===== flow/constraint.sdc =====
create_clock -name core_clock -period 9.83 [get_ports {clk}]
set_input_delay 1.9660 -clock core_clock [delete_from_list [all_inputs] [get_ports {clk}]]
set_output_delay 1.9660 -clock core_clock [all_outputs]
set_load 0.01 [all_outputs]

===== flow/design.v =====
module decode(
	clk		,
	rst_n		,
	data_in	,
	data_out	
	);
	input clk;
	input rst_n;
	input [1:0] data_in;	 
	output reg data_out;
	wire [1:0] dis_00,dis_01,dis_10,dis_11;
	wire [31:0] add_1,add_2,add_3,add_4,add_5,add_6,add_7,add_8;
	reg [9:0]	path_s0,path_s1,path_s2,path_s3;   
	reg [31:0]	dis_s0,dis_s1,dis_s2,dis_s3;
	reg [19:0]count_clear;
	assign dis_00=data_in[1]+data_in[0];
	assign dis_01=data_in[1]+(data_in[0]^1'b1);
	assign dis_10=(data_in[1]^1'b1)+data_in[0];
	assign dis_11=(data_in[1]^1'b1)+(data_in[0]^1'b1);
	always @(posedge clk or negedge rst_n)
		if (rst_n==1'b0)
			count_clear<=20'b0;
		else if (count_clear>=20'd50000)
			count_clear<=20'b0;
		else
			count_clear<=count_clear+1'b1;
	assign add_1=dis_00+dis_s0;  
	assign add_2=dis_11+dis_s2;
	always @(posedge clk or negedge rst_n)
	begin
		if (rst_n==1'b0) 
			begin
				path_s0=10'b0;
				dis_s0=32'b0;
			end
		else if (count_clear==20'd50000)
			begin
				path_s0=10'b0;
				dis_s0=32'b0;
			end
		else if (add_1<=add_2)
			begin
				path_s0<={path_s0[8:0],1'b0};
				dis_s0<=add_1;
			end
		else 
			begin
				path_s0<={path_s2[8:0],1'b0};
				dis_s0<=add_2;
			end
	end
	assign add_3=dis_11+dis_s0;
	assign add_4=dis_00+dis_s2;
	always @(posedge clk or negedge rst_n)
	begin
		if (rst_n==1'b0) 
			begin
				path_s1=10'b0;
				dis_s1=32'b0;
			end
		else if (count_clear==20'd50000)
			begin
				path_s1=10'b0;
				dis_s1=32'b0;
			end
		else if (add_3<=add_4)
			begin
				path_s1<={path_s0[8:0],1'b1};
				dis_s1<=add_3;
			end
		else 
			begin
				path_s1<={path_s2[8:0],1'b1};
				dis_s1<=add_4;
			end
	end
	assign add_5=dis_01+dis_s1;
	assign add_6=dis_10+dis_s3;
	always @(posedge clk or negedge rst_n)
	begin
		if (rst_n==1'b0)
			begin
				path_s2=10'b0;
				dis_s2=32'b0;
			end
		else if (count_clear==20'd50000)
			begin
				path_s2=10'b0;
				dis_s2=32'b0;
			end
		else if (add_5<=add_6)
			begin
				path_s2<={path_s1[8:0],1'b0};
				dis_s2<=add_5;
			end
		else 
			begin
				path_s2<={path_s3[8:0],1'b0};
				dis_s2<=add_6;
			end
	end
	assign add_7=dis_10+dis_s1;
	assign add_8=dis_01+dis_s3;
	always @(posedge clk or negedge rst_n)
	begin
		if (rst_n==1'b0)
			begin
				path_s3=10'b0;
				dis_s3=32'b0;
			end
		else if (count_clear==20'd50000)
			begin
				path_s3=10'b0;
				dis_s3=32'b0;
			end
		else if (add_7<add_8)
			begin
				path_s3<={path_s1[8:0],1'b1};
				dis_s3<=add_7;
			end
		else 
			begin
				path_s3<={path_s3[8:0],1'b1};
				dis_s3<=add_8;
			end
	end
	always @(*)
	begin
		if ((dis_s0<=dis_s1)&&(dis_s0<=dis_s2)&&(dis_s0<=dis_s3))
			data_out<=path_s0[9];
		else if ((dis_s1<=dis_s0)&&(dis_s1<=dis_s2)&&(dis_s1<=dis_s3))
			data_out<=path_s1[9];
		else if ((dis_s2<=dis_s0)&&(dis_s2<=dis_s1)&&(dis_s2<=dis_s3))
			data_out<=path_s2[9];
		else  data_out<=path_s3[9];
	end
endmodule

===== flow/run.sh =====
#!/bin/bash
# the make line also repeats each setting of config.mk as NAME=value (left out here)
make -C /OpenROAD-flow-scripts/flow DESIGN_CONFIG=/design/flow/config.mk WORK_HOME=/design/flow/orfs CLKGATE_MAP_FILE= finish

===== flow/config.mk =====
export PLATFORM = sky130hd
export DESIGN_NAME = decode
export DESIGN_NICKNAME = decode
export VERILOG_FILES = /design/flow/design.v
export SDC_FILE = /design/flow/constraint.sdc
export NUM_CORES = 4
export LEC_CHECK = 0
export ABC_AREA = 1
export CAP_MARGIN = 30
export CELL_PAD_IN_SITES_DETAIL_PLACEMENT = 2
export CELL_PAD_IN_SITES_GLOBAL_PLACEMENT = 3
export CORE_ASPECT_RATIO = 0.56
export CORE_MARGIN = 2
export CORE_UTILIZATION = 36
export CTS_CLUSTER_DIAMETER = 148
export PLACE_DENSITY_LB_ADDON = 0.21
export SETUP_SLACK_MARGIN = 1.15
export SLEW_MARGIN = 20

==> notes.org, run 1 <==
#+TITLE: Synthesis and PnR summary

** Drt
- The first detailed-routing pass ran for 5 iterations.
- The final layout contains routed wiring with a total length of between 100,000 and 150,000 um.
- DR vias :: 21,700
- Antenna fix cells :: 0
- Mean number of vias per cell :: 5.66
- WL per Instance :: 27.4 um
- The DRC violation total left in the routed layout is recorded as 0.
- Violation count after the first detailed-route iteration :: 1,972
- Count of antenna-violating nets left after detailed routing :: 0

** STA
- The max-slew check reports its worst relative slack as 25.5%.
- In the final run the clock tree shows a worst skew of 0.0256 ns.
- Sum Neg Setup Slack :: 0 ns
- Share of the clock period used by the worst path :: between 80% and 90%
- Endpoints with negative setup slack in the final report add up to 0.
- For this run, the top clock speed supported by timing is 121 MHz.
- Final hold violations :: 0
- The final timing report lists a max-slew violation count of 0.
- Transition time at the pin with the least slew margin :: 1.11 ns
- The worst path needs 8.26 ns of the cycle, external delays included.
- Setup repair after global routing left no endpoint under its margin.

** Global route
- Overall global routing resource usage :: 35.1%
- The number of global-route vias before repair was 22,400.
- Initial antenna violation count :: 3
- Maximum number of pins on one net before global-route repair :: roughly 64
- The global route stage reports its total congestion overflow as 0.
- Most Crowded Layer GR :: met1
- Global-route wire length before repair :: 153,000 um
- Met1 usage in global routing :: 52.7%
- Met3 track utilization from global routing :: 13.4%
- Global-route track usage on met2 :: between 40% and 50%

** Synth
- Fraction of the mapped netlist area in compound gates :: between 8 and 9%
- Count of state elements after synthesis :: roughly 180
- Summing the areas of all and, or, nand and nor instances in the mapped netlist gives between 30% and 40% of the synthesized area.
- After synthesis, the largest area contributor takes up 21.7% of total cell area.
- Area reported by Yosys stat :: 21,000 sq um
- Most instantiated cells after synthesis :: nand2_1, nor2_1, inv_1, ha_1, xor2_1
- The largest total area in the synthesized netlist belongs to dfrtp_1.
- For this run, asynchronously set or reset flops after synthesis account for 100%.
- A synthesized cell averages 6.87 sq um.
- Post-synth EDFFs :: 0
- Sequential-to-total area share from yosys stat :: between 20% and 30%
- By area the synthesized netlist is led by dfrtp_1, ha_1, nand2_1.
- Synth warnings :: 1
- Area fraction in full adders, half adders and majority gates :: 20.2%
- Post-synthesis xor/xnor area fraction :: 9.57%
- Count of unique library cells instantiated by Yosys :: 49
- Summing all multiplexer cells gives an area fraction of 0%.
- Looking at the cell usage after synthesis, the top flip-flop cell is dfrtp_1.
- The mapped netlist covers around 21,000 sq um.
- Number of instances in the synthesized netlist :: 3,051
- Comb area leader :: simple AND/OR/NAND/NOR gates
- For this run the top cell type by instance count after synthesis was nand2_1.
- # Cells Yosys :: 3,051

** Die
- Pin placement for this block handled 5 I/O pins.
- Chip width :: ~330 um
- Fp util :: 36.3%
- Height of the die :: 185 um
- Chip footprint :: 60,300 sq um
- Number of placement rows :: roughly 66
- Core region area :: 57,800 sq um

** Setup path
- Crit path top cell by count :: inv_1
- The worst setup path is launched from an input port.
- The critical path endpoint has a required time of between 10 and 15 ns.
- Together, buffers and inverters on the worst path number 8.
- For this design, the slowest cell found on the critical path is nor3_1.
- Worst R2R End :: dis_s2[23]
- Start of the worst register-to-register path :: dis_s1[13]
- Kind of cell adding the most delay to the critical path :: simple AND/OR/NAND/NOR gates
- Measured in cells, the most critical reg-to-reg path has a length of 16.
- Endpoint of the most critical setup path :: dis_s2[23]
- CP startpoint :: data_in[0]
- Reg2Reg Setup Slack :: 3.46 ns
- The worst setup path is of the in -> reg kind.
- Cell depth of the worst setup path :: 23
- Critical path data arrival time :: about 8.7 ns
- Category of the worst setup path capture point :: register
- For this run, the slowest stage of the critical path takes 0.74 ns.
- In this run the worst path has a maximum fanout of 37.
- Series of cell instances along the critical path :: clkdlybuf4s50_1, inv_1, ha_1, inv_1, ha_1, ha_1, nor2_1, inv_1, nand2_1, nor3_1, nand2_1, xor2_1, inv_1, ha_1, inv_1, nor4_1, and3_1, nand4_1, buf_4, nand2_4, clkinv_2, nor2_1, nor2_1

** Outcome
- Result of the run :: complete, no violations

** Power and ir drop
- Power Density :: roughly 370 nW/um^2
- The flow reports power dissipated in combinational cells as roughly 6 mW.
- Sequential power share :: ~18%
- Leading power group :: combinational logic
- Clock network fraction of design power :: 9.2%
- Int Power :: ~3 mW
- The net switching power in the latest report is 5.18 mW.
- The highest supply drop recorded on VDD is 202 uV.
- The power report lists the clock group at 0.755 mW.
- Combinational logic is responsible for 73.3% of the overall power.
- The sequential power reported by the tool is 1.45 mW.
- Leakage component of the power :: 12.1 nW
- Overall power :: 8.25 mW
- Net switching share of the total power :: ~63%

** Min path
- Path type of the worst min-delay path :: reg -> reg
- Worst hold endpoint :: count_clear[0]
- Number of cells on the worst hold path :: 1
- In this run the most critical hold path is launched from count_clear[0].

** Clock tree
- Per the CTS log, the buffer count on the longest clock path is 2.
- Looking at the worst setup and hold paths, the clock pins of their registers show a slew of 0.08 ns.
- In this run, post-CTS hold repair placed 0 buffers.
- Clock tree root buffer cell :: clkbuf_16
- Number of sinks driven by the clock tree :: 182
- Clock buffers created by TritonCTS :: 17
- Clock Latency Late Sink :: 0.51 ns
- The H-tree was split into 4 levels.
- TritonCTS built the clock tree.

** Job
- The number of warnings reported in the stage logs is 34.
- The tool flagged a number of max-cap violations equal to 0.

** Placement
- Input and output buffers added on the ports amount to 4.
- According to the dpl log, the detail-placed design has an HPWL of 88,000 um.
- Final weighted congestion in routability-driven placement :: 1.02

** Final layout
- Utilization after layout :: 38.9%
- Layout-stage area growth over the synthesis result :: 7.30%
- Post-layout nets :: 3,377
## cell type report
type | count | area, sq um
inverters | 387 | 1460
flip-flops and latches | 182 | 4550
repair buffers | 26 | 236
well taps | 782 | 978
fillers | 7056 | 35300
clock buffers | 18 | 439
clock inverters | 14 | 134
multi-input cells | 2421 | 14700
## per-layer routing
metal | wire (um) | vias up
li1 | - | 9856
met1 | 53100 | 11000
met2 | 39300 | 753
met3 | 11400 | 70
met4 | 1040 | 4
met5 | 181 | -
## what timing repair did
action                                  4_1_cts  5_1_grt
resized                                       0        2
hold endpoints to repair                      0        0
setup buffers                                 0        0
endpoints found under the setup margin        0       23
## metrics by stage
stage                     hold slack [ns]  cell area (sq um)  cells  setup WS (ns)
after floorplan                     0.432              21000   3054           4.60
after global routing                0.499              22500   3830           1.35
after detailed placement            0.464              21900   3796           1.19
after CTS                           0.475              22500   3828           1.60
after global placement              0.449              21800   3793           1.42
final                               0.466              22500   3830           1.57
==> run 2, diff against run 1 <==
- ABC_AREA: 1 -> default
- CAP_MARGIN: 30 -> 20
- CELL_PAD_IN_SITES_DETAIL_PLACEMENT: 2 -> default
- CELL_PAD_IN_SITES_GLOBAL_PLACEMENT: 3 -> default
- CORE_ASPECT_RATIO: 0.56 -> 1.48
- CORE_MARGIN: 2 -> 9
- CORE_UTILIZATION: 36 -> 61
- CTS_CLUSTER_DIAMETER: 148 -> 397
- CTS_CLUSTER_SIZE: default -> 98
- PLACE_DENSITY: default -> 0.38
- PLACE_DENSITY_LB_ADDON: 0.21 -> default
- SETUP_SLACK_MARGIN: 1.15 -> -0.14
- SLEW_MARGIN: 20 -> 40
- TNS_END_PERCENT: default -> 25
- clock period: 9.83 -> 6.0 ns (I/O delays scaled with it)
==> run 2 against run 1 <==
Global-route usage down 0.091 points. Synthesized area is 7.5% lower. Sequential cell count is the same. Clock skew fell by 0.0084 ns. Cell area fell by 4.2%. Final cell count is 27% lower. Sequential share of layout area rose by 0.90 points. First-iteration DRC count decreased by 27%. Critical path type unchanged.
==> notes.org, run 2 <==
#+TITLE: Synthesis and PnR summary

** Synth
- Most instantiated cells after synthesis :: ha_1, xnor2_1, nand2_1, dfrtp_1, nor2_1 (was nand2_1, nor2_1, inv_1, ha_1, xor2_1)
- Post-synth ARST share :: 100% (unchanged)
- Simple-gate area share of the yosys netlist :: 21.9% (was 31.5%)
- Post-synth EDFFs :: 0 (unchanged)
- Comb area leader :: simple AND/OR/NAND/NOR gates (unchanged)
- Post-synth design cell area :: 19,400 sq um (was 21,000 sq um)
- Syn Area/Cell :: 8.46 sq um (was 6.87 sq um)
- Cell type with the largest total area after synthesis :: dfrtp_1 (unchanged)
- Area reported by Yosys stat :: 19,400 sq um (was 21,000 sq um)
- Share of Yosys cell area claimed by the top area cell type :: 23.5% (was 21.7%)
- Sequential-to-total area share from yosys stat :: 23.5% (was 21.7%)
- The area share of xor/xnor cells in the synthesized design is 11.8% (was 9.57%).
- The count of synthesis-stage warnings from yosys is 1 (unchanged).
- Synth top area cells :: dfrtp_1, ha_1, xnor2_1 (was dfrtp_1, ha_1, nand2_1)
- The synthesized instance count is 2,293 (was 3,051).
- The complex-gate fraction of the synthesized area is 15.0% (was 8.69%).
- The post-synthesis cell type with the largest instance count was ha_1 (was nand2_1).
- Count of unique library cells instantiated by Yosys :: 73 (was 49)
- The cell total in the yosys stat output is 2,293 (was 3,051).
- The prevailing post-synth register cell is dfrtp_1 (unchanged).
- Count of state elements after synthesis :: 182 (unchanged)
- The synthesized-area fraction occupied by adder cells came to 21.8% (was 20.2%).
- The fraction of synthesized area in multiplexers was 1.81% (was 0%).

** Setup path
- Cell depth of the worst setup path :: 21 (was 23)
- The first element of the critical path was data_in[0] (unchanged).
- The kind of critical path is in -> reg (unchanged).
- Reg2Reg Setup Slack :: 0.76 ns (was 3.46 ns)
- The required time at the endpoint of the critical path is 6.40 ns (was 10.22 ns).
- The data arrival time of the worst path came to 6.18 ns (was 8.65 ns).
- Cell with the biggest individual delay on the critical path :: nor3_1 (unchanged)
- The reg-to-reg critical path startpoint is dis_s2[15] (was dis_s1[13]).
- CP max FO :: 11 (was 37)
- Cells on worst reg2reg path :: 17 (was 16)
- Endpoint of the most critical setup path :: path_s3[9] (was dis_s2[23])
- The combined buffer and inverter count along the critical path was 5 (was 8).
- The nature of the critical path endpoint is a register (unchanged).
- The family with the most delay on the worst path is simple AND/OR/NAND/NOR gates (unchanged).
- Kind of start point of the critical path :: input port (unchanged)
- Series of cell instances along the critical path: clkdlybuf4s50_1, inv_1, ha_1, inv_1, ha_1, ha_1, a21oi_1, or2_2, buf_4, nor2_1, nand2_1, xnor2_1, ha_1, a21o_1, a21o_1, a21o_1, a21oi_1, o211ai_1, buf_4, nor3_1, mux2i_1 (was clkdlybuf4s50_1, inv_1, ha_1, inv_1, ha_1, ha_1, nor2_1, inv_1, nand2_1, nor3_1, nand2_1, xor2_1, inv_1, ha_1, inv_1, nor4_1, and3_1, nand4_1, buf_4, nand2_4, clkinv_2, nor2_1, nor2_1).
- Worst R2R End :: dis_s0[31] (was dis_s2[23])
- Crit path top cell by count :: ha_1 (was inv_1)
- The largest incremental delay on the critical path is 0.57 ns (was 0.74 ns).

** Job
- The number of warnings in the stage logs came to 36 (was 34).
- The count of max-cap constraint violations came to 0 (unchanged).

** Outcome
- Result of the run :: complete, no violations (unchanged)

** STA
- The worst relative slew slack is 44.0% (was 25.5%).
- The count of endpoints failing setup in the final report was 0 (unchanged).
- The number of endpoints with negative hold slack in the final report was 0 (unchanged).
- Transition time at the pin with the least slew margin :: 0.839 ns (was 1.11 ns)
- Post-Route Skew :: 0.0171 ns (was 0.0256 ns)
- Share of the clock period used by the worst path :: 96.3% (was 84.0%)
- Per the timing report, the achievable frequency comes out to 173 MHz.
- Min Clock Period, post-route :: 5.78 ns
- Pins over their slew limit :: 0 (unchanged)
- Worst Hold Slack :: 0.450 ns (was 0.466 ns)

** Clock tree
- The number of setup buffers added after CTS came to 0 (unchanged).
- The level count of the clock H-tree was 4 (unchanged).
- The count of hold-fix buffers inserted at cts is 0 (unchanged).
- The number of clock sinks came to 182 (unchanged).
- The clock-pin slew on the worst setup and hold paths is 0.09 ns (was 0.08 ns).
- The later-pin clock latency in the skew report is 0.48 ns (was 0.51 ns).
- Clock buffer depth :: 2 (unchanged)
- The clock tree from TritonCTS is done (unchanged).
- The post-cts resize count is 0 (unchanged).
- The number of clock buffers inserted by TritonCTS came to 17 (unchanged).
- The library cell used as clock root buffer was clkbuf_16 (unchanged).

** Power and ir drop
- Net switching share of the total power :: 53.3% (was 62.8%)
- Clock group power :: 1.24 mW (was 0.755 mW)
- Maximum VDD drop :: 587 uV (was 202 uV)
- The dominant power group was combinational logic (unchanged).
- Comb pwr :: 9.58 mW (was 6.05 mW)
- Gate power share :: 73.1% (was 73.3%)
- Power in sequential cells :: 2.29 mW (was 1.45 mW)
- The internal power summed over all cells is 6.13 mW (was 3.07 mW).
- Sequential power share :: 17.5% (about the same)
- Sw power :: 6.99 mW (was 5.18 mW)
- The power density normalized to cell area is 609 nW/um^2 (was 367 nW/um^2).
- The clock power share was 9.4% (was 9.2%).
- The static leakage is 9.81 nW (was 12.1 nW).

** Placement
- Dpl hpwl :: 53,700 um (was 88,000 um)
- The number of port buffers came to 4 (unchanged).
- The count of placed standard cells including taps is 2,770 (was 3,796).
- The final estimated routing congestion in global placement was 1.05 (was 1.02).

** Global route
- Total congestion overflow :: 0 (unchanged)
- The first-pass GRT wire length is 105,000 um (was 153,000 um).
- Maximum number of pins on one net before global-route repair :: 78 (was 64)
- The global routing usage summed across all routing layers was 35.0% (was 35.1%).
- The number of global-route vias before repair was 19,200 (was 22,400).
- Initial antenna violation count :: 1 (was 3)

** Min path
- The number of instances on the worst hold path is 1 (unchanged).
- Path type of the worst min-delay path :: reg -> reg (unchanged)
- The hold path endpoint is path_s3[1] (was count_clear[0]).
- The hold path startpoint was path_s3[0] (was count_clear[0]).

** Final layout
- Post-layout nets :: 2,726 (was 3,377)
- The number of fillers in the final layout is 2,562 (was 7,056).
- The post-synthesis to final-layout area growth came to 11.1% (was 7.30%).
- The final design utilization came to 68.5% (was 38.9%).
- The tally of non-filler cells in the final layout is 2,803 (was 3,830).

** Drt
- The DRC violation count after routing was 0 (unchanged).
- Mean number of vias per cell :: 6.66 (was 5.66)
- Drt first pass iters :: 7 (was 5)
- Count of antenna-violating nets left after detailed routing :: 0 (unchanged)
- The via count of the routed design was 18,700 (was 21,700).
- The number of DRC markers in iteration 0 came to 1,437 (was 1,972).
- The wire length after detailed routing came to 67,100 um (was 105,000 um).
- The routed wirelength normalized by instance count came to 23.9 um (was 27.4 um).

** Die
- The die height is 235 um (was 185 um).
- The core region area came to 31,400 sq um (was 57,800 sq um).
- Chip width :: 165 um (was 327 um)
- Fp util :: 61.7% (was 36.3%)
- Chip footprint :: 38,700 sq um (was 60,300 sq um)
- I/O pin cnt :: 5 (unchanged)
- Number of placement rows :: 79 (was 66)
-- run 2: final cells by class --
class | count | area (sq um) | area share, %
flip-flops and latches | 182 | 4550 | 21.1
diodes | 1 | 2.50 | 0.0116
inverters | 124 | 465 | 2.16
clock buffers | 17 | 425 | 1.97
well taps | 405 | 507 | 2.35
repair buffers | 156 | 1310 | 6.06
multi-input cells | 1903 | 14100 | 65.3
clock inverters | 15 | 209 | 0.970
-- run 2: metrics by stage --
| step | power (mW) | worst slack [ns] | TNS [ns] | instance area, sq um |
|---|---|---|---|---|
| 3_3_place_gp | 11.3 | -0.131 | -0.573 | 20900 |
| 6_report | 13.1 | 0.221 | 0 | 21500 |
| 5_1_grt | 14.1 | -0.132 | -1.27 | 21500 |
| 3_5_place_dp | 11.6 | -0.229 | -4.30 | 20900 |
| 2_1_floorplan | 8.25 | 0.472 | 0 | 19400 |
| 4_1_cts | 12.9 | 0.239 | 0 | 21500 |
-- run 2: metal layers --
layer / GRT usage, % / wire, um / vias up
met5: 0 / 0 / -
met2: 58.3 / 32400 / 753
li1: - / - / 8602
met4: 28.6 / 6200 / 0
met3: 4.17 / 3410 / 267
met1: 39.0 / 25000 / 9051
==> run 3, diff against run 2 <==
- ABC_AREA: default -> 0
- CORE_ASPECT_RATIO: 1.48 -> default
- CORE_MARGIN: 9 -> 2
- CORE_UTILIZATION: 61 -> 72
- CTS_CLUSTER_DIAMETER: 397 -> default
- CTS_CLUSTER_SIZE: 98 -> default
- HOLD_SLACK_MARGIN: default -> -0.08
- PLACE_DENSITY: 0.38 -> 0.67
- SETUP_SLACK_MARGIN: -0.14 -> -0.31
- SLEW_MARGIN: 40 -> 20
- TNS_END_PERCENT: 25 -> default
- clock period: 6.0 -> 4.35 ns (I/O delays scaled with it)
==> run 3 against run 2 <==
Synthesized cell count did not move. The flow now stops in global routing (5_1_grt). Synthesized area did not move. Die area fell by 27%.
==> notes.org, run 3 <==
* Flow results

** Outcome
- The first error in the log reads "[ERROR GRT-0116] Global routing finished with congestion. Check the congestion regions in the DRC Viewer".
- Result of the run :: did not finish (was complete, no violations)
- According to the logs, the last stage reached was global routing (5_1_grt).

** Synth
- Syn Area/Cell :: 8.46 sq um (unchanged)
- The cell taking the most area after synthesis was dfrtp_1 (unchanged).
- Share of Yosys cell area claimed by the top area cell type :: 23.5% (unchanged)
- The area share of xor/xnor cells in the synthesized design is 11.8% (unchanged).
- Most instantiated cells after synthesis :: ha_1, xnor2_1, nand2_1, dfrtp_1, nor2_1 (unchanged)
- The cell total in the yosys stat output is 2,293 (unchanged).
- Synth warnings :: 1 (unchanged)
- Fraction of the mapped netlist area in compound gates :: 15.0% (unchanged)
- The largest non-sequential cell family by area was simple AND/OR/NAND/NOR gates (unchanged).
- Post-synth ARST share :: 100% (unchanged)
- Post-synth design cell area :: 19,400 sq um (unchanged)
- The post-synthesis sequential element count is 182 (unchanged).
- Area fraction in full adders, half adders and majority gates :: 21.8% (unchanged)
- The sequential element share of the synthesized area was 23.5% (unchanged).
- Count of unique library cells instantiated by Yosys :: 73 (unchanged)
- The post-synth tally of flip-flops with integrated enable was 0 (unchanged).
- MUX share of area :: 1.81% (unchanged)
- The simple-gate share of the synthesized area was 21.9% (unchanged).
- The prevailing post-synth register cell is dfrtp_1 (unchanged).
- The area figure in the yosys stat output came to 19,400 sq um (unchanged).
- Synth top area cells :: dfrtp_1, ha_1, xnor2_1 (unchanged)
- Number of instances in the synthesized netlist :: 2,293 (unchanged)
- Dominant cell by count in the synthesized netlist :: ha_1 (unchanged)

** Clock tree
- The level count of the clock H-tree is 4 (unchanged).
- The number of clock buffers inserted by TritonCTS was 17 (unchanged).
- The buffer levels on the longest clock path came to 2 (unchanged).
- Number of sinks driven by the clock tree :: 182 (unchanged)
- Clock tree root buffer cell :: clkbuf_16 (unchanged)

** Placement
- The number of port buffers came to 4 (unchanged).
- Dpl hpwl :: 58,900 um (was 53,700 um)
- DP Area :: 23,700 sq um (was 20,900 sq um)
- Instance count after placement with tap cells included :: 3,060 (was 2,770)
- Final weighted congestion in routability-driven placement :: 1.09 (was 1.05)

** Global route
- Total congestion overflow :: 4
- Overall global routing resource usage :: 74.1%

** Die
- Fp util :: 72.6% (was 61.7%)
- The die span in x was 168 um (was 165 um).
- I/O pin cnt :: 5 (unchanged)
- Chip footprint :: 28,300 sq um (was 38,700 sq um)
- The number of cell rows came to 60 (was 79).
- Height of the die :: 168 um (was 235 um)
- The core region area is 26,700 sq um (was 31,400 sq um).
[run 3: metal layers]
metal | overflow | GRT usage, %
met3 | 0 | 54.1
met4 | 1 | 73.4
met2 | 3 | 93.9
met5 | 0 | 16.7
met1 | 0 | 75.4
[run 3: per-stage QoR]
step	setup WS [ns]	hold slack, ns	total power, mW
after detailed placement	-1.66	0.475	18.1
after global placement	-1.51	0.450	17.2
after CTS	-0.462	0.543	21.6
after floorplan	-0.308	0.428	11.7
[run 3: repair_timing]
| action | in CTS |
|---|---|
| hold buffers | 0 |
| setup endpoints to repair | 161 |
| gates cloned | 4 |
| pin swaps | 31 |
| gates resized | 104 |
| setup buffers | 23 |
==> run 4, diff against run 3 <==
- ABC_AREA: 0 -> default
- CTS_CLUSTER_DIAMETER: default -> 397
- HOLD_SLACK_MARGIN: -0.08 -> default
- PLACE_DENSITY: 0.67 -> 0.4
- SETUP_SLACK_MARGIN: -0.31 -> default
- TNS_END_PERCENT: default -> 10
- clock period: 4.35 -> 4.5 ns (I/O delays scaled with it)
==> run 4 against run 3 <==
The run again fails in global routing (5_1_grt). Die area is the same. Synthesized cell count is the same. Synthesized area is the same.
==> notes.org, run 4 <==
* Flow results

** Die
- Chip footprint :: 28,300 sq um (unchanged)
- Fp util :: 72.6% (unchanged)
- Height of the die :: 168 um (unchanged)
- Core region area :: 26,700 sq um (unchanged)
- I/O pin cnt :: 5 (unchanged)
- The number of cell rows came to 60 (unchanged).
- The die span in x came to 168 um (unchanged).

** Synth
- The prevailing post-synth register cell is dfrtp_1 (unchanged).
- The complex-gate fraction of the synthesized area is 15.0% (unchanged).
- Comb area leader :: simple AND/OR/NAND/NOR gates (unchanged)
- Cell type with the largest total area after synthesis :: dfrtp_1 (unchanged)
- The fraction of synthesized area in multiplexers was 1.81% (unchanged).
- The count of synthesis-stage warnings from yosys came to 1 (unchanged).
- The proportion of register bits with asynchronous set or reset after synthesis is 100% (unchanged).
- The synthesized instance count was 2,293 (unchanged).
- Area fraction in full adders, half adders and majority gates :: 21.8% (unchanged)
- The area share of xor/xnor cells in the synthesized design came to 11.8% (unchanged).
- Area reported by Yosys stat :: 19,400 sq um (unchanged)
- Dominant cell by count in the synthesized netlist :: ha_1 (unchanged)
- Share of Yosys cell area claimed by the top area cell type :: 23.5% (unchanged)
- The sequential element share of the synthesized area was 23.5% (unchanged).
- The number of library cell types mapped by synthesis was 73 (unchanged).
- The cell total in the yosys stat output was 2,293 (unchanged).
- The post-synthesis sequential element count is 182 (unchanged).
- The cell area after technology mapping is 19,400 sq um (unchanged).
- Synth top area cells: dfrtp_1, ha_1, xnor2_1 (unchanged).
- Simple-gate area share of the yosys netlist :: 21.9% (unchanged)
- The mean instance size in the synthesized netlist is 8.46 sq um (unchanged).
- The post-synth tally of flip-flops with integrated enable is 0 (unchanged).
- Most instantiated cells after synthesis: ha_1, xnor2_1, nand2_1, dfrtp_1, nor2_1 (unchanged).

** Clock tree
- Clock buffers created by TritonCTS :: 17 (unchanged)
- The number of clock sinks was 182 (unchanged).
- The level count of the clock H-tree is 4 (unchanged).
- Clock tree root buffer cell :: clkbuf_16 (unchanged)
- Clock buffer depth :: 2 (unchanged)

** Placement
- Dpl hpwl :: 56,700 um (was 58,900 um)
- Port Buffer Count :: 4 (unchanged)
- Final weighted congestion in routability-driven placement :: 1.07 (was 1.09)

** Global route
- Overall global routing resource usage :: 83.3%
- Total congestion overflow :: between 200 and 300

** Outcome
- Result of the run :: did not finish (unchanged)
- Tool Error: [ERROR GRT-0116] Global routing finished with congestion. Check the congestion regions in the DRC Viewer (unchanged).
- Failed at :: global routing (5_1_grt) (unchanged)
[run 4: metrics by stage]
step | util (%) | instances | instance area [sq um] | worst slack (ns)
3_5_place_dp | 86.4 | 2979 | 23100 | -1.28
2_1_floorplan | - | 2296 | 19800 | -0.132
4_1_cts | 94.5 | 3055 | 25200 | -0.0666
3_3_place_gp | 86.4 | 2979 | 23100 | -1.15
[run 4: layer usage]
| layer | track usage [%] | GRT overflow |
|---|---|---|
| met5 | 39.1 | 0 |
| met4 | 82.5 | 83 |
| met3 | 69.2 | 10 |
| met2 | 98.6 | 181 |
| met1 | 83.6 | 5 |
[run 4: what timing repair did]
| action | CTS |
|---|---|
| cloned | 8 |
| pin swaps | 76 |
| hold buffers | 0 |
| setup endpoints to repair | 161 |
| setup buffers | 36 |
| gates resized | 233 |
==> run 5, diff against run 4 <==
- CAP_MARGIN: 20 -> 10
- CTS_CLUSTER_DIAMETER: 397 -> default
- PLACE_DENSITY: 0.4 -> 0.6
- TNS_END_PERCENT: 10 -> 5
- clock period: 4.5 -> 4.09 ns (I/O delays scaled with it)
==> run 5 against run 4 <==
The run fails in clock tree synthesis (4_1_cts). Die area unchanged. Synthesized area unchanged. Synthesized cell count unchanged.
==> notes.org, run 5 <==
* Flow results

** Die
- Fp util :: 72.6% (unchanged)
- The number of cell rows was 60 (unchanged).
- The core region area came to 26,700 sq um (unchanged).
- The number of top-level pins was 5 (unchanged).
- The die height came to 168 um (unchanged).
- Chip footprint :: 28,300 sq um (unchanged)
- The die span in x was 168 um (unchanged).

** Synth
- The number of library cell types mapped by synthesis was 73 (unchanged).
- Area reported by Yosys stat :: 19,400 sq um (unchanged)
- The post-synthesis cell type with the largest instance count is ha_1 (unchanged).
- Cell type with the largest total area after synthesis :: dfrtp_1 (unchanged)
- MUX share of area :: 1.81% (unchanged)
- Comb area leader :: simple AND/OR/NAND/NOR gates (unchanged)
- Most instantiated cells after synthesis: ha_1, xnor2_1, nand2_1, dfrtp_1, nor2_1 (unchanged).
- Post-synth ARST share :: 100% (unchanged)
- The area share of xor/xnor cells in the synthesized design was 11.8% (unchanged).
- The post-synth tally of flip-flops with integrated enable is 0 (unchanged).
- Synth warnings :: 1 (unchanged)
- Post-synth design cell area :: 19,400 sq um (unchanged)
- Simple-gate area share of the yosys netlist :: 21.9% (unchanged)
- The synthesized-area fraction occupied by adder cells was 21.8% (unchanged).
- The post-synthesis sequential element count was 182 (unchanged).
- The sequential element share of the synthesized area is 23.5% (unchanged).
- The cell total in the yosys stat output came to 2,293 (unchanged).
- Number of instances in the synthesized netlist :: 2,293 (unchanged)
- Synth top area cells: dfrtp_1, ha_1, xnor2_1 (unchanged).
- Syn Area/Cell :: 8.46 sq um (unchanged)
- The prevailing post-synth register cell is dfrtp_1 (unchanged).
- Fraction of the mapped netlist area in compound gates :: 15.0% (unchanged)
- Share of Yosys cell area claimed by the top area cell type :: 23.5% (unchanged)

** Placement
- Final weighted congestion in routability-driven placement :: 1.11 (was 1.07)
- The half-perimeter wire length after placement was 64,900 um (was 56,700 um).
- Port Buffer Count :: 4 (unchanged)
- Instance count after placement with tap cells included :: 3,190 (was 2,979)

** Outcome
- Result of the run: did not finish (unchanged).
- Tool Error :: [ERROR DPL-0033] detailed placement checks failed during check placement. (was [ERROR GRT-0116] Global routing finished with congestion. Check the congestion regions in the DRC Viewer.)
- Failed at :: clock tree synthesis (4_1_cts) (was global routing (5_1_grt))
==> run 5: through the flow <==
step	power, mW	instance area [sq um]	utilization, %	worst slack [ns]	setup TNS, ns
2_1_floorplan	12.6	19800	-	-0.460	-54.23
3_3_place_gp	18.8	24800	92.6	-1.73	-222.38
3_5_place_dp	20.3	24800	92.6	-2.05	-271.82
==> run 6, diff against run 5 <==
- CAP_MARGIN: 10 -> 20
- CORE_UTILIZATION: 72 -> 65
- CTS_CLUSTER_SIZE: default -> 50
- HOLD_SLACK_MARGIN: default -> 0.29
- PLACE_DENSITY: 0.6 -> default
- PLACE_DENSITY_LB_ADDON: default -> 0.0
- SETUP_SLACK_MARGIN: default -> 1.11
- TNS_END_PERCENT: 5 -> 40
- clock period: 4.09 -> 3.84 ns (I/O delays scaled with it)
==> run 6 against run 5 <==
The flow stops in global routing (5_1_grt). Synthesized cell count unchanged. Die area up 11%. Synthesized area unchanged.
==> notes.org, run 6 <==
* Flow results

** Outcome
- Result of the run :: did not finish (unchanged)
- Failed at :: global routing (5_1_grt) (was clock tree synthesis (4_1_cts))
- Tool Error :: [ERROR GRT-0116] Global routing finished with congestion. Check the congestion regions in the DRC Viewer. (was [ERROR DPL-0033] detailed placement checks failed during check placement.)

** Synth
- Area fraction in full adders, half adders and majority gates :: 21.8% (unchanged)
- The cell total in the yosys stat output came to 2,293 (unchanged).
- The post-synth tally of flip-flops with integrated enable is 0 (unchanged).
- Count of unique library cells instantiated by Yosys :: 73 (unchanged)
- Sequential-to-total area share from yosys stat :: 23.5% (unchanged)
- Most instantiated cells after synthesis :: ha_1, xnor2_1, nand2_1, dfrtp_1, nor2_1 (unchanged)
- The count of synthesis-stage warnings from yosys came to 1 (unchanged).
- The area share of xor/xnor cells in the synthesized design was 11.8% (unchanged).
- Area reported by Yosys stat :: 19,400 sq um (unchanged)
- Number of instances in the synthesized netlist :: 2,293 (unchanged)
- The post-synthesis cell type with the largest instance count is ha_1 (unchanged).
- The simple-gate share of the synthesized area was 21.9% (unchanged).
- The cell taking the most area after synthesis was dfrtp_1 (unchanged).
- The cell area after technology mapping was 19,400 sq um (unchanged).
- The largest non-sequential cell family by area is simple AND/OR/NAND/NOR gates (unchanged).
- Fraction of the mapped netlist area in compound gates :: 15.0% (unchanged)
- Post-synth ARST share :: 100% (unchanged)
- MUX share of area :: 1.81% (unchanged)
- The prevailing post-synth register cell was dfrtp_1 (unchanged).
- Syn Area/Cell :: 8.46 sq um (unchanged)
- Synth top area cells :: dfrtp_1, ha_1, xnor2_1 (unchanged)
- The post-synthesis sequential element count came to 182 (unchanged).
- Share of Yosys cell area claimed by the top area cell type :: 23.5% (unchanged)

** Placement
- Dpl hpwl :: 61,800 um (was 64,900 um)
- DP Area :: 25,400 sq um (was 24,800 sq um)
- The pre-CTS worst setup slack was -1.80 ns (was -2.05 ns).
- Final weighted congestion in routability-driven placement :: 1.07 (was 1.11)
- Port Buffer Count :: 4 (unchanged)

** Die
- Chip width :: 177 um (was 168 um)
- Number of placement rows :: 63 (was 60)
- The die height was 177 um (was 168 um).
- The core region area is 29,500 sq um (was 26,700 sq um).
- Fp util :: 65.8% (was 72.6%)
- I/O pin cnt :: 5 (unchanged)
- Chip footprint :: 31,200 sq um (was 28,300 sq um)

** Global route
- Summed over all layers, the global routing overflow is 295.
- Overall global routing resource usage :: roughly 86%

** Clock tree
- CTS added clock buffers totalling 17.
- H-tree depth reported by CTS :: 4
- CTS saw 182 sinks.
- Per the CTS log, the buffer count on the longest clock path is 2.
- Clock tree root buffer cell :: clkbuf_16
- Hold buffers post-CTS :: 0
run 6: what timing repair did:
action	4_1_cts
setup endpoints to repair	177
gates resized	306
pin swaps	111
hold endpoints to repair	0
buffers inserted	63
cloned	12
run 6: metrics by stage:
stage	util (%)	instances
global placement	86.2	3302
floorplan	-	2296
detailed placement	86.2	3302
CTS	95.8	3409
run 6: layer usage:
metal  GRT overflow  GRT usage [%]
met1              6           85.3
met3              7           72.8
met4            110           88.9
met5              1           42.8
met2            171           99.2
==> run 7, diff against run 6 <==
- ABC_AREA: default -> 1
- CAP_MARGIN: 20 -> 5
- CORE_UTILIZATION: 65 -> 70
- CTS_CLUSTER_DIAMETER: default -> 216
- CTS_CLUSTER_SIZE: 50 -> default
- HOLD_SLACK_MARGIN: 0.29 -> default
- PLACE_DENSITY_LB_ADDON: 0.0 -> default
- SETUP_SLACK_MARGIN: 1.11 -> default
- TNS_END_PERCENT: 40 -> default
- clock period: 3.84 -> 2.15 ns (I/O delays scaled with it)
==> run 7 against run 6 <==
The run fails in clock tree synthesis (4_1_cts). Synthesized area is 8.1% higher. Synthesized cell count increased by 33%. Die area rose by 0.37%.
==> notes.org, run 7 <==
* Flow results

** Outcome
- Result of the run: did not finish (unchanged).
- Failed at :: clock tree synthesis (4_1_cts) (was global routing (5_1_grt))
- Tool Error: [ERROR DPL-0038] Utilization greater than 100%, impossible to legalize (was [ERROR GRT-0116] Global routing finished with congestion. Check the congestion regions in the DRC Viewer.).

** Die
- The number of top-level pins is 5 (unchanged).
- The die height is 177 um (about the same).
- Number of placement rows :: 63 (unchanged)
- Fp util :: 70.9% (was 65.8%)
- Chip width :: 177 um (about the same)
- The core region area came to 29,600 sq um (was 29,500 sq um).
- The floorplan die area is 31,400 sq um (was 31,200 sq um).

** Synth
- The proportion of register bits with asynchronous set or reset after synthesis is 100% (unchanged).
- Dominant cell by count in the synthesized netlist :: nand2_1 (was ha_1)
- Area reported by Yosys stat :: 21,000 sq um (was 19,400 sq um)
- Most instantiated cells after synthesis :: nand2_1, nor2_1, inv_1, ha_1, xor2_1 (was ha_1, xnor2_1, nand2_1, dfrtp_1, nor2_1)
- The top cell type's share of synthesized area is 21.7% (was 23.5%).
- The largest non-sequential cell family by area is simple AND/OR/NAND/NOR gates (unchanged).
- Post-synth design cell area :: 21,000 sq um (was 19,400 sq um)
- Number of instances in the synthesized netlist :: 3,051 (was 2,293)
- The post-synthesis sequential element count is 182 (unchanged).
- The count of synthesis-stage warnings from yosys came to 1 (unchanged).
- Commonest flop :: dfrtp_1 (unchanged)
- Sequential-to-total area share from yosys stat :: 21.7% (was 23.5%)
- Simple-gate area share of the yosys netlist :: 31.5% (was 21.9%)
- # Cells Yosys :: 3,051 (was 2,293)
- The fraction of synthesized area in multiplexers was 0% (was 1.81%).
- Synth top area cells: dfrtp_1, ha_1, nand2_1 (was dfrtp_1, ha_1, xnor2_1).
- The synthesized-area fraction occupied by adder cells is 20.2% (was 21.8%).
- Post-synthesis xor/xnor area fraction :: 9.57% (was 11.8%)
- Fraction of the mapped netlist area in compound gates :: 8.69% (was 15.0%)
- Post-synth EDFFs :: 0 (unchanged)
- The cell taking the most area after synthesis is dfrtp_1 (unchanged).
- Syn Area/Cell :: 6.87 sq um (was 8.46 sq um)
- The number of library cell types mapped by synthesis is 49 (was 73).

** Placement
- Dpl hpwl :: 72,600 um (was 61,800 um)
- The number of port buffers was 4 (unchanged).
- The final estimated routing congestion in global placement is 1.17 (was 1.07).
==> run 7: metrics by stage <==
step	instance area, sq um	setup WS (ns)	instances	power (mW)
floorplan	21200	-1.37	3054	23.6
global placement	27100	-2.72	4129	36.3
detailed placement	27100	-3.01	4129	38.8
==> run 8, diff against run 7 <==
- ABC_AREA: 1 -> default
- CAP_MARGIN: 5 -> 35
- CORE_UTILIZATION: 70 -> 72
- CTS_CLUSTER_DIAMETER: 216 -> 98
- CTS_CLUSTER_SIZE: default -> 20
- HOLD_SLACK_MARGIN: default -> -0.04
- MAX_ROUTING_LAYER: default -> met4
- PLACE_DENSITY_LB_ADDON: default -> 0.03
- SLEW_MARGIN: 20 -> 15
- TNS_END_PERCENT: default -> 65
- clock period: 2.15 -> 5.39 ns (I/O delays scaled with it)
==> run 8 against run 7 <==
The layout now fails its checks (negative setup slack). Synthesized cell count decreased by 25%. Die area decreased by 9.8%. Synthesized area decreased by 7.5%.
==> notes.org, run 8 <==
#+TITLE: Synthesis and PnR summary

** Power and ir drop
- In this run switching power makes up a little over half of total power.
- Power in sequential cells :: around 2.7 mW
- Comb pwr :: 13.5 mW
- For the clock group, total power comes out at roughly 1.4 mW.
- Of the total power, registers draw between 10% and 20%.
- Gate power share :: 76.9%
- The group that draws the most power in this run is combinational logic.
- Clock network fraction of design power :: 8.0%
- Overall power :: 17.5 mW
- Leakage component of the power :: 10.8 nW
- The worst-case IR drop observed on VDD is 689 uV.
- The analysis attributes to net switching a power of 9.59 mW.
- Power Density :: 743 nW/um^2
- Int Power :: between 7 and 8 mW

** Setup path
- Data required time at the worst endpoint :: 4.31 ns
- On the worst path, the slowest cell contributes a delay of 0.59 ns.
- The timing report shows that the slowest cell on the worst path is clkdlybuf4s50_1.
- Critical path data arrival time :: roughly 4.6 ns
- The capture point of the critical path was reported as data_out.
- Series of cell instances along the critical path :: clkinvlp_4, buf_4, ha_1, nand4_1, nor4_2, buf_4, nand2_1, a22oi_1, o21ai_1, a221oi_2, buf_4, nor2_1, a211oi_2, clkdlybuf4s50_1
- Cells on worst reg2reg path :: 18
- Cell depth of the worst setup path :: 14
- According to the timing report, the critical path is launched from dis_s3[3].
- Start of the worst register-to-register path :: dis_s2[3]
- The kind of cell with the highest combined delay along the critical path is buffers and inverters.
- Looking at the critical path, the highest net fanout was 6.
- Category of the most critical setup path :: reg -> out
- STA classifies the critical path startpoint as a register.
- Worst R2R End :: dis_s1[1]
- In this design, the critical path's most frequently occurring cell is buf_4.
- Number of buffers and inverters on the critical path :: 5
- Reg2Reg Setup Slack :: -0.07 ns
- Category of the worst setup path capture point :: output port

** Synth
- The simple-gate share of the synthesized area is 21.9% (was 31.5%).
- Share of Yosys cell area claimed by the top area cell type :: 23.5% (was 21.7%)
- Number of instances in the synthesized netlist :: 2,293 (was 3,051)
- Area fraction in full adders, half adders and majority gates :: 21.8% (was 20.2%)
- Count of state elements after synthesis :: 182 (unchanged)
- Post-synthesis xor/xnor area fraction :: 11.8% (was 9.57%)
- The cell total in the yosys stat output was 2,293 (was 3,051).
- Synth top area cells: dfrtp_1, ha_1, xnor2_1 (was dfrtp_1, ha_1, nand2_1).
- The mean instance size in the synthesized netlist was 8.46 sq um (was 6.87 sq um).
- Area reported by Yosys stat :: 19,400 sq um (was 21,000 sq um)
- Most instantiated cells after synthesis: ha_1, xnor2_1, nand2_1, dfrtp_1, nor2_1 (was nand2_1, nor2_1, inv_1, ha_1, xor2_1).
- The cell area after technology mapping was 19,400 sq um (was 21,000 sq um).
- The post-synth tally of flip-flops with integrated enable came to 0 (unchanged).
- Cell type with the largest total area after synthesis :: dfrtp_1 (unchanged)
- Count of unique library cells instantiated by Yosys :: 73 (was 49)
- Post-synth ARST share :: 100% (unchanged)
- The sequential element share of the synthesized area came to 23.5% (was 21.7%).
- The prevailing post-synth register cell is dfrtp_1 (unchanged).
- Fraction of the mapped netlist area in compound gates :: 15.0% (was 8.69%)
- Comb area leader :: simple AND/OR/NAND/NOR gates (unchanged)
- Synth warnings :: 1 (unchanged)
- MUX share of area :: 1.81% (was 0%)
- Dominant cell by count in the synthesized netlist :: ha_1 (was nand2_1)

** STA
- Achievable Freq :: 177 MHz
- Final hold violations :: 0
- The final timing report lists clock skew as 0.0300 ns.
- The worst path uses 105% of the clock period.
- Min Clock Period, post-route :: 5.65 ns
- Setup repair after global routing could not meet its margin everywhere.
- For the pin with the worst max-slew slack, the measured transition is between 1 and 1.5 ns.
- Worst-case setup margin in the final layout :: -0.262 ns
- The end-of-flow timing check tallies setup violations at 61.
- In this run the tightest slew margin relative to its limit is 28.6%.
- Counting pins that exceed their max-slew limit in the final report gives 0.

** Die
- Height of the die :: 168 um (was 177 um)
- The number of top-level pins came to 5 (unchanged).
- The die span in x is 168 um (was 177 um).
- The number of cell rows came to 60 (was 63).
- The floorplan die area came to 28,300 sq um (was 31,400 sq um).
- The core region area is 26,700 sq um (was 29,600 sq um).
- Fp util :: 72.6% (was 70.9%)

** Outcome
- Layout Check Fails :: negative setup slack
- Result of the run: complete, but fails checks (was did not finish).

** Global route
- Number of global-route vias before repair :: roughly 21,000
- Maximum number of pins on one net before global-route repair :: 103
- The first global-routing pass estimated 114,000 um of wire.
- The initial antenna violation count came to 5.
- Overall global routing resource usage :: 53.6%
- Total congestion overflow :: 0

** Final layout
- Utilization after layout :: 88.3%
- For this run, the post-layout net count is 2,905.
- Layout-stage area growth over the synthesis result :: 21.7%
- After routing the design area is approximately 24,000 sq um.

** Drt
- The routed design has between 80,000 and 90,000 um of wire.
- WL per Instance :: ~28 um
- The routed design shows a via density per instance of 7.64.
- Violation count after the first detailed-route iteration :: 4,402
- Residual DRC count :: 0
- Per the post-route antenna check, the number of violating nets is 0.
- DR vias :: 22,300
- Before antenna repair, the detailed router went through 15 iterations.

** Clock tree
- TritonCTS built the clock tree.
- Number of sinks driven by the clock tree :: approximately 180
- H-tree depth reported by CTS :: 4
- Clock tree root buffer cell :: clkbuf_16
- The clock passes through at most 2 buffers.
- Clock Latency Late Sink :: roughly 0.50 ns
- The CTS report gives the tree buffer count as 17.
- On the reported timing paths, the clock transition at the registers reads 0.10 ns.
- Hold buffers post-CTS :: 0

** Min path
- The type recorded for the worst min-delay path is in -> async.

** Job
- OpenROAD emitted warnings numbering 37.
- The number of maximum-capacitance violations recorded for the run is 0.

** Placement
- DP Area :: 22,000 sq um (was 27,100 sq um)
- The number of port buffers was 4 (unchanged).
- Final weighted congestion in routability-driven placement :: 1.10 (was 1.17)
- The half-perimeter wire length after placement came to 53,700 um (was 72,600 um).
[run 8: cell type report]
type                    count  area [sq um]
multi-input cells        1903         14700
flip-flops and latches    182          4560
fillers                  1331          3130
repair buffers            335          2790
inverters                 124           477
well taps                 341           427
clock buffers              17           425
clock inverters            15           211
diodes                      6          15.0
[run 8: repair_timing]
item | 4_1_cts | 5_1_grt
setup endpoints to repair | 100 | 158
pin swaps | 8 | 23
gates cloned | 1 | 4
resized | 37 | 103
buffers inserted | 2 | 17
[run 8: metrics by stage]
step           hold slack, ns  std cells  setup TNS (ns)  setup slack [ns]
2_1_floorplan           0.428       2296               0             0.161
3_3_place_gp            0.453       2858          -57.33            -0.731
3_5_place_dp            0.470       2859          -81.81            -0.824
4_1_cts                 0.499       2894               0            0.0113
5_1_grt                 0.418       2922          -11.84            -0.343
6_report                0.410       2923           -6.34            -0.262
[run 8: routing by layer]
layer	vias to the layer above	wire, um	global-route usage (%)
li1	8990	-	-
met3	977	12400	15.2
met4	0	8940	34.1
met2	2295	33400	80.9
met1	10100	27000	63.2
met5	-	0	-
==> run 9, diff against run 8 <==
- ABC_AREA: default -> 1
- CTS_CLUSTER_DIAMETER: 98 -> 359
- PLACE_DENSITY: default -> 0.35
- PLACE_DENSITY_LB_ADDON: 0.03 -> default
- clock period: 5.39 -> 4.12 ns (I/O delays scaled with it)
==> run 9 against run 8 <==
The flow now stops in global routing (5_1_grt). Synthesized area rose by 8.1%. Die area is 7.9% higher. Synthesized cell count rose by 33%.
==> notes.org, run 9 <==
* Flow results

** Global route
- For this run, the total global-route usage over all layers was measured as 81.8%.
- Total congestion overflow :: between 150 and 200

** Synth
- Synth top area cells :: dfrtp_1, ha_1, nand2_1 (was dfrtp_1, ha_1, xnor2_1)
- The largest non-sequential cell family by area is simple AND/OR/NAND/NOR gates (unchanged).
- Synth warnings :: 1 (unchanged)
- The area share of xor/xnor cells in the synthesized design was 9.57% (was 11.8%).
- Number of instances in the synthesized netlist :: 3,051 (was 2,293)
- The post-synthesis sequential element count is 182 (unchanged).
- Count of unique library cells instantiated by Yosys :: 49 (was 73)
- The sequential element share of the synthesized area was 21.7% (was 23.5%).
- # Cells Yosys :: 3,051 (was 2,293)
- Share of Yosys cell area claimed by the top area cell type :: 21.7% (was 23.5%)
- The post-synthesis cell type with the largest instance count is nand2_1 (was ha_1).
- MUX share of area :: 0% (was 1.81%)
- Area fraction in full adders, half adders and majority gates :: 20.2% (was 21.8%)
- The area figure in the yosys stat output was 21,000 sq um (was 19,400 sq um).
- The cell area after technology mapping was 21,000 sq um (was 19,400 sq um).
- Commonest flop :: dfrtp_1 (unchanged)
- The simple-gate share of the synthesized area came to 31.5% (was 21.9%).
- Post-synth EDFFs :: 0 (unchanged)
- Most instantiated cells after synthesis :: nand2_1, nor2_1, inv_1, ha_1, xor2_1 (was ha_1, xnor2_1, nand2_1, dfrtp_1, nor2_1)
- The cell taking the most area after synthesis is dfrtp_1 (unchanged).
- The complex-gate fraction of the synthesized area is 8.69% (was 15.0%).
- The mean instance size in the synthesized netlist was 6.87 sq um (was 8.46 sq um).
- The proportion of register bits with asynchronous set or reset after synthesis came to 100% (unchanged).

** Placement
- Final weighted congestion in routability-driven placement :: 1.25 (was 1.10)
- The half-perimeter wire length after placement came to 60,700 um (was 53,700 um).
- The pre-CTS worst setup slack came to -1.02 ns (was -0.824 ns).
- The number of port buffers came to 4 (unchanged).
- Instance count after placement with tap cells included :: 3,715 (was 2,859)
- DP Area :: 23,900 sq um (was 22,000 sq um)

** Outcome
- Result of the run :: did not finish (was complete, but fails checks)
- The first error in the log reads "[ERROR GRT-0232] Routing congestion too high. Check the congestion heatmap in the GUI".
- Failed at :: global routing (5_1_grt)

** Clock tree
- Number of sinks driven by the clock tree :: 182 (unchanged)
- Clock buffers created by TritonCTS :: 17 (unchanged)
- Clock tree root buffer cell :: clkbuf_16 (unchanged)
- Clock buffer depth :: 2 (unchanged)
- The level count of the clock H-tree was 4 (unchanged).

** Die
- The floorplan die area was 30,500 sq um (was 28,300 sq um).
- The number of cell rows was 62 (was 60).
- The die span in x was 175 um (was 168 um).
- Fp util :: 73.1% (was 72.6%)
- The number of top-level pins was 5 (unchanged).
- Height of the die :: 175 um (was 168 um)
- The core region area was 28,700 sq um (was 26,700 sq um).
run 9: layer usage:
layer | global-route usage [%] | overflow
met1 | 81.3 | 2
met2 | 97.0 | 98
met3 | 60.7 | 3
met4 | 84.4 | 85
met5 | - | -
run 9: timing repair:
action | CTS
cloned | 2
pin swaps | 23
buffers inserted | 16
hold buffers | 0
setup endpoints to repair | 161
gates resized | 97
run 9: per-stage QoR:
stage               hold WS [ns]  setup TNS (ns)
detailed placement         0.462         -134.98
CTS                        0.471        -0.00893
global placement           0.444         -112.63
floorplan                  0.432               0
==> run 10, diff against run 9 <==
- CAP_MARGIN: 35 -> 25
- CELL_PAD_IN_SITES_DETAIL_PLACEMENT: default -> 2
- CORE_UTILIZATION: 72 -> 30
- CTS_CLUSTER_DIAMETER: 359 -> 380
- CTS_CLUSTER_SIZE: 20 -> default
- GPL_ROUTABILITY_DRIVEN: default -> 1
- GPL_TIMING_DRIVEN: default -> 0
- HOLD_SLACK_MARGIN: -0.04 -> default
- MAX_ROUTING_LAYER: met4 -> default
- MIN_ROUTING_LAYER: default -> met1
- PLACE_DENSITY: 0.35 -> 0.93
- SETUP_SLACK_MARGIN: default -> 1.26
- SLEW_MARGIN: 15 -> 5
- TNS_END_PERCENT: 65 -> default
- clock period: 4.12 -> 7.34 ns (I/O delays scaled with it)
==> run 10 against run 9 <==
Synthesized area did not move. Synthesized cell count did not move. The flow again stops in global routing (5_1_grt). Die area rose by 140%.
==> notes.org, run 10 <==
* Flow results

** Synth
- The synthesized-area fraction occupied by adder cells is 20.2% (unchanged).
- The proportion of register bits with asynchronous set or reset after synthesis came to 100% (unchanged).
- Dominant cell by count in the synthesized netlist :: nand2_1 (unchanged)
- The largest non-sequential cell family by area was simple AND/OR/NAND/NOR gates (unchanged).
- The count of synthesis-stage warnings from yosys was 1 (unchanged).
- The synthesized instance count was 3,051 (unchanged).
- The top cell type's share of synthesized area came to 21.7% (unchanged).
- Sequential-to-total area share from yosys stat :: 21.7% (unchanged)
- The number of library cell types mapped by synthesis was 49 (unchanged).
- Post-synthesis xor/xnor area fraction :: 9.57% (unchanged)
- MUX share of area :: 0% (unchanged)
- Synth top area cells: dfrtp_1, ha_1, nand2_1 (unchanged).
- The area figure in the yosys stat output is 21,000 sq um (unchanged).
- The simple-gate share of the synthesized area is 31.5% (unchanged).
- Fraction of the mapped netlist area in compound gates :: 8.69% (unchanged)
- The cell taking the most area after synthesis was dfrtp_1 (unchanged).
- The post-synth tally of flip-flops with integrated enable came to 0 (unchanged).
- The mean instance size in the synthesized netlist is 6.87 sq um (unchanged).
- Count of state elements after synthesis :: 182 (unchanged)
- The cell total in the yosys stat output came to 3,051 (unchanged).
- Most instantiated cells after synthesis :: nand2_1, nor2_1, inv_1, ha_1, xor2_1 (unchanged)
- Commonest flop :: dfrtp_1 (unchanged)
- Post-synth design cell area :: 21,000 sq um (unchanged)

** Outcome
- Failed at :: global routing (5_1_grt) (unchanged)
- Tool Error :: [ERROR GRT-0232] Routing congestion too high. Check the congestion heatmap in the GUI. (unchanged)
- Result of the run: did not finish (unchanged).

** Die
- Height of the die :: 268 um (was 175 um)
- The number of top-level pins was 5 (unchanged).
- The number of cell rows is 96 (was 62).
- The floorplan die area is 72,000 sq um (was 30,500 sq um).
- The die span in x came to 268 um (was 175 um).
- The effective utilization at floorplan came to 30.4% (was 73.1%).
- Core region area :: 68,900 sq um (was 28,700 sq um)

** Global route
- Global routing finished with a remaining overflow of 9.
- Summed over all routing layers, the global router reports a total usage of 64.8%.

** Clock tree
- Clock tree root buffer cell :: clkbuf_16 (unchanged)
- Clock buffer depth :: 2 (unchanged)
- The number of clock sinks was 182 (unchanged).
- Clock buffers created by TritonCTS :: 17 (unchanged)
- H-tree depth reported by CTS :: 4 (unchanged)

** Placement
- Port Buffer Count :: 4 (unchanged)
- The half-perimeter wire length after placement was 119,000 um (was 60,700 um).
- The count of placed standard cells including taps was 3,990 (was 3,715).
- Final weighted congestion in routability-driven placement :: 1.03 (was 1.25)
## run 10: layer usage
layer | GRT overflow | track usage (%)
met5 | 0 | 38.2
met1 | 1 | 61.7
met2 | 3 | 77.7
met3 | 1 | 59.3
met4 | 4 | 60.1
## run 10: metrics by stage
stage	area [sq um]	TNS (ns)	setup slack [ns]
after floorplan	21000	0	2.61
after global placement	22200	-576.14	-3.20
after detailed placement	22200	-88.37	-1.18
after CTS	23200	0	1.25
## run 10: timing repair
item,in CTS
hold buffers,0
endpoints found under the hold margin,0
setup buffers,9
gates resized,92
pin swaps,10
endpoints found under the setup margin,160
==> run 11, diff against run 10 <==
- ABC_AREA: 1 -> default
- CAP_MARGIN: 25 -> 40
- CELL_PAD_IN_SITES_DETAIL_PLACEMENT: 2 -> default
- CELL_PAD_IN_SITES_GLOBAL_PLACEMENT: default -> 3
- CORE_UTILIZATION: 30 -> 40
- CTS_CLUSTER_DIAMETER: 380 -> 339
- CTS_CLUSTER_SIZE: default -> 98
- GPL_ROUTABILITY_DRIVEN: 1 -> default
- GPL_TIMING_DRIVEN: 0 -> default
- MIN_ROUTING_LAYER: met1 -> default
- PLACE_DENSITY: 0.93 -> 0.41
- SETUP_SLACK_MARGIN: 1.26 -> default
- SLEW_MARGIN: 5 -> 20
- TNS_END_PERCENT: default -> 10
- clock period: 7.34 -> 6.0 ns (I/O delays scaled with it)
==> run 11 against run 10 <==
The run now finishes clean. Synthesized cell count shrank 25%. Die area shrank 30%. Synthesized area shrank 7.5%.
==> notes.org, run 11 <==
#+TITLE: Synthesis and PnR summary

** Synth
- The post-synthesis cell type with the largest instance count is ha_1 (was nand2_1).
- The area figure in the yosys stat output is 19,400 sq um (was 21,000 sq um).
- Post-synth EDFFs :: 0 (unchanged)
- Sequential-to-total area share from yosys stat :: 23.5% (was 21.7%)
- # Cells Yosys :: 2,293 (was 3,051)
- Synth top area cells: dfrtp_1, ha_1, xnor2_1 (was dfrtp_1, ha_1, nand2_1).
- Simple-gate area share of the yosys netlist :: 21.9% (was 31.5%)
- Count of unique library cells instantiated by Yosys :: 73 (was 49)
- Fraction of the mapped netlist area in compound gates :: 15.0% (was 8.69%)
- The post-synthesis sequential element count was 182 (unchanged).
- The largest non-sequential cell family by area is simple AND/OR/NAND/NOR gates (unchanged).
- Area fraction in full adders, half adders and majority gates :: 21.8% (was 20.2%)
- The synthesized instance count came to 2,293 (was 3,051).
- Cell type with the largest total area after synthesis :: dfrtp_1 (unchanged)
- The top cell type's share of synthesized area was 23.5% (was 21.7%).
- Syn Area/Cell :: 8.46 sq um (was 6.87 sq um)
- The prevailing post-synth register cell was dfrtp_1 (unchanged).
- The proportion of register bits with asynchronous set or reset after synthesis is 100% (unchanged).
- Most instantiated cells after synthesis: ha_1, xnor2_1, nand2_1, dfrtp_1, nor2_1 (was nand2_1, nor2_1, inv_1, ha_1, xor2_1).
- Post-synth design cell area :: 19,400 sq um (was 21,000 sq um)
- The area share of xor/xnor cells in the synthesized design was 11.8% (was 9.57%).
- The fraction of synthesized area in multiplexers came to 1.81% (was 0%).
- The count of synthesis-stage warnings from yosys came to 1 (unchanged).

** STA
- Pins over their slew limit :: 0
- Worst Hold Slack :: 0.473 ns
- Worst-case setup margin in the final layout :: 0.141 ns
- Achievable Freq :: 171 MHz
- The worst pin sits at a relative slew slack of roughly two fifths.
- After layout, the worst path uses between 90% and 100% of the clock period.
- Final number of setup-violating endpoints :: 0
- The clock arrives with roughly 0.016 ns of skew.
- The final timing report derives a shortest allowable period of 5.86 ns.
- For the pin with the worst max-slew slack, the measured transition is slightly above 0.9 ns.
- Counting endpoints that fail hold in the final report gives 0.

** Setup path
- The timing report gives the biggest stage delay along the critical path as 0.79 ns.
- Per STA, the endpoint of the critical path is data_out.
- Per the timing report, the most critical flop-to-flop path finishes at dis_s0[28].
- STA lists the maximum fanout along the critical path as 4.
- STA classifies the critical path startpoint as a register.
- Series of cell instances along the critical path :: inv_1, ha_1, and2_1, a221o_1, a221oi_1, or3b_2, a211oi_1, nor2_1, a211oi_1, clkdlybuf4s50_1
- Category of the most critical setup path :: reg -> out
- Reg2Reg Setup Slack :: 0.90 ns
- For reference, the critical path is launched at dis_s0[26].
- Category of the worst setup path capture point :: output port
- The critical path contains buffers and inverters numbering 2 combined.
- By instance count, the cell type seen most on the critical path is a211oi_1.
- Start of the worst register-to-register path :: dis_s2[2]
- Cell with the biggest individual delay on the critical path :: a221oi_1
- The worst register-to-register path has a depth of 17.
- Kind of cell adding the most delay to the critical path :: AND-OR/OR-AND gates
- Data required time at the worst endpoint :: 4.80 ns
- The data arrival time reported for the critical path is 4.66 ns.
- Cell depth of the worst setup path :: 10

** Clock tree
- The number of clock sinks came to 182 (unchanged).
- The library cell used as clock root buffer is clkbuf_16 (unchanged).
- Clock buffer depth :: 2 (unchanged)
- Hold buffers post-CTS :: 0 (unchanged)
- Per the post-CTS timing run, clock transition at the registers of the reported paths is 0.08 ns.
- The number of clock buffers inserted by TritonCTS came to 17 (unchanged).
- Clock Latency Late Sink :: 0.51 ns
- The level count of the clock H-tree came to 4 (unchanged).
- CTS tree :: done

** Power and ir drop
- The power report puts the leakage power at 9.99 nW.
- Across the VDD grid, the largest voltage drop is around 450 uV.
- Gate power share :: 73.2%
- Net switching share of the total power :: 52.9%
- For the sequential group, total power comes out at around 2.4 mW.
- Sw power :: 7.06 mW
- Sequential power share :: 17.7%
- Clock group power :: between 1 and 1.5 mW
- Combinational power for this build is roughly 9.8 mW.
- The biggest slice of the total power is consumed by combinational logic.
- The report lists the power per cell area as 603 nW/um^2.
- Int Power :: approximately 6.3 mW
- The clock network burns 9.1% of the power.

** Global route
- The initial antenna violation count was 0.
- For this run, the total global-route usage over all layers was measured as 29.3%.
- Total congestion overflow :: 0
- The first global-routing pass estimated between 100,000 and 150,000 um of wire.
- Entering global routing, the biggest net connects ~78 pins.
- The number of global-route vias before repair was 17,500.

** Outcome
- Result of the run :: complete, no violations (was did not finish)

** Final layout
- Non-filler instance count after layout :: 3,043
- In the final layout, the fill cell count is 4,884.
- Layout-stage area growth over the synthesis result :: 14.2%
- For this run, the post-layout net count is 2,757.
- Register area :: 4550 sq um
- Utilization after layout :: 46.3%
- The layout report lists the multi-input gate area as 14,100 sq um.

** Drt
- The violation tally recorded at the end of detailed-routing iteration 0 is 1,345.
- Antenna fix cells :: 0
- For this run, the detailed router's first-pass iteration total came to 5.
- Mean number of vias per cell :: 5.90
- Per the detail_route report, routed wire per instance is around 24 um.
- The script parses the final routing iteration and logs DRC violations as 0.
- DR vias :: 18,000
- For this block, the routed nets add up to roughly 72,000 um of wire.
- Count of antenna-violating nets left after detailed routing :: 0

** Placement
- The pre-CTS worst setup slack came to -0.665 ns (was -1.18 ns).
- Dpl hpwl :: 59,300 um (was 119,000 um)
- The final estimated routing congestion in global placement is 0.909 (was 1.03).
- The number of port buffers came to 4 (unchanged).
- The count of placed standard cells including taps is 3,004 (was 3,990).

** Die
- Chip footprint :: 50,300 sq um (was 72,000 sq um)
- Number of placement rows :: 80 (was 96)
- Core region area :: 47,800 sq um (was 68,900 sq um)
- I/O pin cnt :: 5 (unchanged)
- Height of the die :: 224 um (was 268 um)
- The effective utilization at floorplan is 40.5% (was 30.4%).
- Chip width :: 224 um (was 268 um)

** Min path
- For hold timing, the worst endpoint is path_s3[1].
- Path type of the worst min-delay path :: reg -> reg
- The launch point of the worst min-delay path is recorded as path_s3[0].
- Number of cells on the worst hold path :: 1

** Job
- Warnings raised by the tools during the run amount to 36.
- Across the run, the number of max-cap violations was 0.
## run 11: routing by layer
metal / GRT usage, % / routed length, um / share of wire [%]
met4: 8.76 / 1630 / 2.3
met3: 3.87 / 2970 / 4.1
met1: 40.7 / 34200 / 47
met2: 47.5 / 33300 / 46
met5: 0 / 0 / 0
## run 11: cell type report
class	instances	share of cell area (%)
Multi-Input combinational cell	1903	63.8
Sequential cell	182	20.6
Timing Repair Buffer	187	7.13
Tap cell	615	3.48
Inverter	124	2.10
Clock buffer	18	1.98
Clock inverter	14	0.915
## run 11: timing repair
action	4_1_cts	5_1_grt
pin swaps	0	7
gates resized	2	15
buffers inserted	0	4
endpoints found under the setup margin	62	90
## run 11: metrics by stage
stage | cell area (sq um) | TNS (ns) | total power, mW
after global placement | 21300 | -47.34 | 11.8
after global routing | 22100 | -0.000554 | 14.5
after CTS | 22000 | 0 | 13.2
after floorplan | 19400 | 0 | 8.25
after detailed placement | 21300 | -50.44 | 11.9
final | 22100 | 0 | 13.4
Power is estimated from default activity; no workload was simulated.
